== main ==
// mul
module mul(
    input  wire        clk,
    input  wire        rst,
    input  wire [63:0] lm,
    input  wire [63:0] rm,
    input  wire [1:0]  Data_type,
    output reg  [19:0] mul_out
);
Settings: LEC_CHECK=0, CAP_MARGIN=0, CELL_PAD_IN_SITES_DETAIL_PLACEMENT=2, CELL_PAD_IN_SITES_GLOBAL_PLACEMENT=2, CORE_ASPECT_RATIO=0.84, CORE_MARGIN=7, CORE_UTILIZATION=49, CTS_CLUSTER_DIAMETER=24, CTS_CLUSTER_SIZE=24, GPL_ROUTABILITY_DRIVEN=1, GPL_TIMING_DRIVEN=1, MIN_ROUTING_LAYER=met2, PLACE_DENSITY_LB_ADDON=0.12, SLEW_MARGIN=30, TNS_END_PERCENT=40; clock period 5.22 ns.
run.sh (not shown) runs the stock make flow with config.mk's settings and CLKGATE_MAP_FILE=.
The log for main ends in detailed placement (3_5_place_dp) with error DPL-0033, so the run never completed.
Setup changes, main to the feature branch
Settings: CORE_MARGIN: 7 -> 2; CAP_MARGIN: 0 -> 20; CTS_CLUSTER_SIZE: 24 -> unset; GPL_TIMING_DRIVEN: 1 -> unset; TNS_END_PERCENT: 40 -> unset; CORE_UTILIZATION: 49 -> 69; CTS_CLUSTER_DIAMETER: 24 -> unset; GPL_ROUTABILITY_DRIVEN: 1 -> unset; CORE_ASPECT_RATIO: 0.84 -> unset; CELL_PAD_IN_SITES_GLOBAL_PLACEMENT: 2 -> unset; SLEW_MARGIN: 30 -> 20; MIN_ROUTING_LAYER: met2 -> unset; PLACE_DENSITY_LB_ADDON: 0.12 -> unset; CELL_PAD_IN_SITES_DETAIL_PLACEMENT: 2 -> unset; the clock period (ns, I/O delays scaled along): 5.22 -> 6.26.
## What came out
Status: yosys-reported design area after synthesis parity (the feature branch, main)
Comparing the feature branch and main, the lower core utilization at floorplan is on main.
Comparing vertical die dimension for the feature branch and main, the bigger number came from main.
main -> the feature branch: average cell area after synthesis delta 0, exact match
Diff main -> the feature branch | die boundary width | decrease of about 25%
Compared with main, the feature branch shows a cell row count that is 8 lower.
Routability-driven placement congestion ratio of the feature branch falls short of that of main by a few percent.
The feature branch completed every stage of the flow, and the final layout passed the timing, DRC and antenna checks.
| arithmetic-cell share of the synthesized area counting full adders, half adders and majority gates | main vs the feature branch | ≈ equal |
Reported for the feature branch and main, synthesized cell count turned out identical to the last digit.
Die size shrinks by more than a quarter when moving from main to the feature branch.
Post-synthesis share of cell area spent on and, or, nand and nor gates came out exactly the same in the feature branch and main.

---

Starting RTL as in the previous note.
Settings: LEC_CHECK=0, ABC_AREA=1, CAP_MARGIN=30, CORE_MARGIN=2, CORE_UTILIZATION=72, CTS_CLUSTER_DIAMETER=227, CTS_CLUSTER_SIZE=15, GPL_ROUTABILITY_DRIVEN=0, HOLD_SLACK_MARGIN=0.29, PLACE_DENSITY_LB_ADDON=0.01, SETUP_SLACK_MARGIN=0.46, SLEW_MARGIN=40; clock period 1.75 ns.
The baseline aborted during detailed placement (3_5_place_dp).
Edit:
Settings changed: ABC_AREA 1 to unset, CAP_MARGIN 30 to 20, CORE_UTILIZATION 72 to 57, CTS_CLUSTER_DIAMETER 227 to unset, CTS_CLUSTER_SIZE 15 to 37, GPL_ROUTABILITY_DRIVEN 0 to unset, HOLD_SLACK_MARGIN 0.29 to unset, PLACE_DENSITY_LB_ADDON 0.01 to unset, SETUP_SLACK_MARGIN 0.46 to unset, SLEW_MARGIN 40 to 20.
Clock period 1.75 ns to 5.12 ns, I/O delays scaled along.
The changed run finished but fails on setup timing.
Die area goes up by 35%.
Synthesized cell count goes down by 1.2%.
Area after synthesis goes up by 7.5%.
Edit:
Settings changed: CORE_UTILIZATION 57 to 66, CTS_CLUSTER_SIZE 37 to unset.
Clock period 5.12 ns to 5.32 ns, I/O delays scaled along.
The new run finished but failed the layout checks on setup timing.
Total power rises by a little under a tenth.
Setup slack is worse by 0.37 ns.
Design area falls by a few percent.
Sequential cell count does not change.
Edit:
Settings changed: CORE_UTILIZATION 66 to 71, CTS_CLUSTER_SIZE set to 39, PLACE_DENSITY set to 0.65.
With this change the flow stopped in global routing (5_1_grt) with GRT-0232.
Die area drops by 6.9%.
Area after synthesis does not change.
Synthesized cell count stays the same.

---

## run 1
mul again, from the RTL that the note above started with.
==> flow/config.mk <==
export PLATFORM = sky130hd
export DESIGN_NAME = mul
export DESIGN_NICKNAME = mul
export VERILOG_FILES = /design/flow/design.v
export SDC_FILE = /design/flow/constraint.sdc
export NUM_CORES = 4
export LEC_CHECK = 0
export CAP_MARGIN = 20
export CORE_MARGIN = 2
export CORE_UTILIZATION = 72
export CTS_CLUSTER_DIAMETER = 386
export CTS_CLUSTER_SIZE = 21
export SETUP_SLACK_MARGIN = -0.35
export SLEW_MARGIN = 20
==> flow/constraint.sdc <==
create_clock -name core_clock -period 5.11 [get_ports {clk}]
set_input_delay 1.0220 -clock core_clock [delete_from_list [all_inputs] [get_ports {clk}]]
set_output_delay 1.0220 -clock core_clock [all_outputs]
set_load 0.01 [all_outputs]
Run 1 did not finish: a tool error stopped it during global routing.
Changes in run 2 relative to run 1:
Settings: removing SETUP_SLACK_MARGIN (formerly -0.35); changing CORE_UTILIZATION from 72 to 27; removing CTS_CLUSTER_SIZE (formerly 21); removing CTS_CLUSTER_DIAMETER (formerly 386); changing the clock period (ns, I/O delays scaled along) from 5.11 to 10.2.
==> results <==
Looking at the reports, run 2 completed the entire flow and the layout it produced met the timing, DRC and antenna checks.
Run 2 vs. run 1: number of distinct standard cells referenced by the synthesized netlist now sits at about the same level; core area now sits higher; number of setup buffers added after CTS now sits lower.
Going from run 1 to run 2, post-cts sizing count went down by 78; synthesized area per cell shows no meaningful change; synthesized cell count level.
Overall die width in run 2 vs run 1: up about 60%
In run 2, the die area came out about 160% above the value in run 1.
Sort run 2 and run 1 by effective utilization at floorplan, descending, and run 1 comes first.
For run 3, these inputs were changed with respect to run 2:
Settings: setting PLACE_DENSITY to 0.65 for the first time; changing CORE_UTILIZATION from 27 to 71; setting CTS_CLUSTER_SIZE to 36 for the first time; changing the clock period (ns, I/O delays scaled along) from 10.2 to 5.32.
[summary]
As the logs show, run 3 stopped at global routing after a tool error, so it never reached the end of the flow.
Comparing run 2 against run 3, there is no change at all in synthesized area.
Count of placed standard cells including taps: run 3 < run 2
Run 3 ends up with a post-CTS setup repair buffer count that is 27 higher than in run 2.
Looking at area of the core, run 3 sits 62% lower than run 2 does.
Comparing run 3 and run 2, the higher total die size was measured on run 2.
Re sequential fraction of the synthesis area: no difference whatsoever between run 2 and run 3.
For run 4, these inputs were changed with respect to run 3:
Settings: changing CORE_UTILIZATION from 71 to 66; removing PLACE_DENSITY (formerly 0.65); changing CAP_MARGIN from 20 to 10; changing CTS_CLUSTER_SIZE from 36 to 40.
Results
Run 4 finished every stage; the final checks, however, were not passed, the failures being setup timing.
Looking at y dimension of the die, run 4 sits 3.7% higher than run 3 does.
When run 4 is measured against run 3, its die footprint turns out 7.5% higher.
The run showing the greater post-place instance area is run 4.
> inputs changed (run 4 -> run 5)
Settings: CORE_UTILIZATION now 40, was 66; CTS_CLUSTER_SIZE no longer set, was 40; CAP_MARGIN now 20, was 10; the clock period (ns, I/O delays scaled along) now 6.26, was 5.32.
--- outcome ---
Run 5 finished end to end and its layout was clean on timing, DRC and antenna. Routed wire length delta (run 5 − run 4): favourable. Critical path depth: run 5 vs run 4 up 3. Summary of run 5 over run 4: detailed-router iteration count before antenna repair lower; die area higher; peak supply drop lower; number of resized instances in the post-cts repair step lower. The final worst-path cycle share reported for run 5 is smaller than that of run 4 by 13 points. Taking run 4 as the reference point, the count of filler cells inserted in the layout of run 5 rises by 7448. From run 5 to run 4, count of port buffers added during placement did not move at all.
Edits applied to the flow inputs when going from run 5 to run 6:
Settings: changing CORE_UTILIZATION from 40 to 57; setting CTS_CLUSTER_SIZE to 35 for the first time; changing the clock period (ns, I/O delays scaled along) from 6.26 to 5.11.
- Final checks on run 6, whose flow otherwise completed, came back failing, citing setup timing.
- Compared to run 5, run 6 has met3 usage in global routing 3.9 points higher.
- On clock network fraction of design power: between run 5 and run 6, it ends up lower for run 6.
- Met1 track demand over resource (run 6 over run 5): increase, 16 points
- The final reports for run 6 and run 5 show effective utilization at floorplan higher in the former.

---

mul again, from the RTL that the note above started with.
Settings: LEC_CHECK=0, CAP_MARGIN=20, CORE_MARGIN=2, CORE_UTILIZATION=67, CTS_CLUSTER_DIAMETER=356, CTS_CLUSTER_SIZE=100, PLACE_DENSITY=0.36, SLEW_MARGIN=20, TNS_END_PERCENT=10; clock period 3.32 ns.
The baseline failed in 5_1_grt on GRT-0232.
Rerun with:
CORE_UTILIZATION = 65   (was 67)
CTS_CLUSTER_DIAMETER = unset   (was 356)
CTS_CLUSTER_SIZE = unset   (was 100)
PLACE_DENSITY = unset   (was 0.36)
TNS_END_PERCENT = unset   (was 10)
clock period = 5.26 ns   (was 3.32 ns; I/O delays follow)
After rerunning: The new run completed and failed the layout checks on negative setup slack; die area goes up by 3.0%; synthesized cell count is unchanged; synthesized area is unchanged.
Rerun with:
CORE_UTILIZATION = 71   (was 65)
CTS_CLUSTER_SIZE = 34   (was unset)
PLACE_DENSITY = 0.65   (was unset)
This time the run ended with an error in 5_1_grt (GRT-0232).
Synthesized area is unchanged.
Synthesized cell count stays the same.
Die area came out lower by a little under a tenth.
Rerun with:
CORE_UTILIZATION = 40   (was 71)
CTS_CLUSTER_SIZE = unset   (was 34)
PLACE_DENSITY = unset   (was 0.65)
clock period = 6.5 ns   (was 5.26 ns; I/O delays follow)
Result: The new run completed without violations. Area after synthesis stays the same. Die size went up by about 80%. Synthesized cell count is unchanged.

---

== run A ==
mul again, from the RTL that the note above started with.
Design mul, start of the top module:
module mul(
    input  wire        clk,
    input  wire        rst,
    input  wire [63:0] lm,
    input  wire [63:0] rm,
    input  wire [1:0]  Data_type,
    output reg  [19:0] mul_out
);
==> flow/config.mk <==
export PLATFORM = sky130hd
export DESIGN_NAME = mul
export DESIGN_NICKNAME = mul
export VERILOG_FILES = /design/flow/design.v
export SDC_FILE = /design/flow/constraint.sdc
export NUM_CORES = 4
export LEC_CHECK = 0
export CAP_MARGIN = 20
export CORE_ASPECT_RATIO = 0.5
export CORE_MARGIN = 2
export CORE_UTILIZATION = 72
export CTS_CLUSTER_DIAMETER = 356
export CTS_CLUSTER_SIZE = 100
export PLACE_DENSITY = 0.36
export SETUP_SLACK_MARGIN = -0.33
export SLEW_MARGIN = 20
export TNS_END_PERCENT = 10
==> flow/constraint.sdc <==
create_clock -name core_clock -period 3.32 [get_ports {clk}]
set_input_delay 0.6640 -clock core_clock [delete_from_list [all_inputs] [get_ports {clk}]]
set_output_delay 0.6640 -clock core_clock [all_outputs]
set_load 0.01 [all_outputs]
In the summary table, run A is marked failed, with error DPL-0033 raised in clock tree synthesis (4_1_cts).
[inputs] run B vs run A
Settings: clearing PLACE_DENSITY, which used to be 0.36; clearing CTS_CLUSTER_SIZE, which used to be 100; putting ABC_AREA at 1 where nothing was set; clearing TNS_END_PERCENT, which used to be 10; swapping 356 for 227 in CTS_CLUSTER_DIAMETER; clearing CORE_ASPECT_RATIO, which used to be 0.5; clearing SETUP_SLACK_MARGIN, which used to be -0.33; swapping 3.32 for 1.75 in the clock period (ns, I/O delays scaled along).
==> results <==
- The synthesized cell area number comes out higher for run A vs run B.
- Run B: it failed with a tool error in detailed placement (3_5_place_dp), so there are no final results.
- Die width: run B lower than run A
- Of run B and run A, the lower proportion of synthesized chip area in sequential cells belongs to run A.
- | global placement routability congestion | run B vs run A | 0.065 lower |
- Higher chip area line of the yosys report among run B and run A: run A
- Measured against run B, the count of unique library cells instantiated by Yosys of run A comes out at 1.14 times the reference value.
- Post-synthesis share of cell area spent on and, or, nand and nor gates delta for run B relative to run A: 9.6 points higher
- Compared run B vs run A, and gate count of the mapped netlist is up in run B.
- Die extent in y, run B and run A: larger value in run B
Relative to run B, the following input files were edited for run C:
Settings: PLACE_DENSITY_LB_ADDON newly set to 0.01; CAP_MARGIN changed from 20 to 0; GPL_ROUTABILITY_DRIVEN newly set to 0; SETUP_SLACK_MARGIN newly set to 0.46; CTS_CLUSTER_SIZE newly set to 15; SLEW_MARGIN changed from 20 to 40; CTS_CLUSTER_DIAMETER changed from 227 to 362; HOLD_SLACK_MARGIN newly set to 0.29.
==> comparison <==
Tool error DPL-0038 stopped run C during detailed placement (3_5_place_dp); no final results.
Reported for run C and run B, number of placed I/O pins turned out identical to the last digit.
| number of nets in the synthesized netlist | run B vs run C | ≈ equal |
As far as die size goes, run B and run C are indistinguishable; the numbers are identical.
Comparing run C against run B, there is no change at all in fraction of the yosys area taken by sequential cells.
Number of standard cells after synthesis: run B vs run C identical
Diff run C..run B | port buffer count | unchanged
Yosys chip area: run C vs run B identical
Synthesized area: run B vs run C identical
Re count of flip-flops with a built-in enable after synthesis: no difference whatsoever between run B and run C.
As far as die outline width goes, run B and run C are indistinguishable; the numbers are identical.
Post-synthesis async set-or-reset flop share came out exactly the same in run C and run B.
The following lists how run D was set up differently from run C:
Settings: removing PLACE_DENSITY_LB_ADDON (formerly 0.01); removing ABC_AREA (formerly 1); setting PLACE_DENSITY to 0.65 for the first time; removing SETUP_SLACK_MARGIN (formerly 0.46); removing CTS_CLUSTER_DIAMETER (formerly 362); removing GPL_ROUTABILITY_DRIVEN (formerly 0); removing HOLD_SLACK_MARGIN (formerly 0.29); changing SLEW_MARGIN from 40 to 20; changing CAP_MARGIN from 0 to 20; changing CTS_CLUSTER_SIZE from 15 to 33; changing the clock period (ns, I/O delays scaled along) from 1.75 to 5.32.
Findings:
None of the runs run C and run D ends with a clean layout.
Run D: it failed during global routing (5_1_grt), and the tool reported GRT-0232.
[compare] base=run C new=run D: core footprint went up about 7%, area fraction in full adders, half adders and majority gates shrank by 2.1 points, area reported by Yosys stat +7.5%, die size higher.
Xor/xnor cell area share of the yosys netlist is higher on run D
Sort run C and run D by sequential-to-total area share from yosys stat, descending, and run C comes first.
When run D is set beside run C, its synthesized cell count turns out to be about 1.2% smaller.
Run D ends up with a synthesized area per cell that is about 9% higher than in run C.
Power figures rest on the tool's default switching activity, not on a simulated workload.
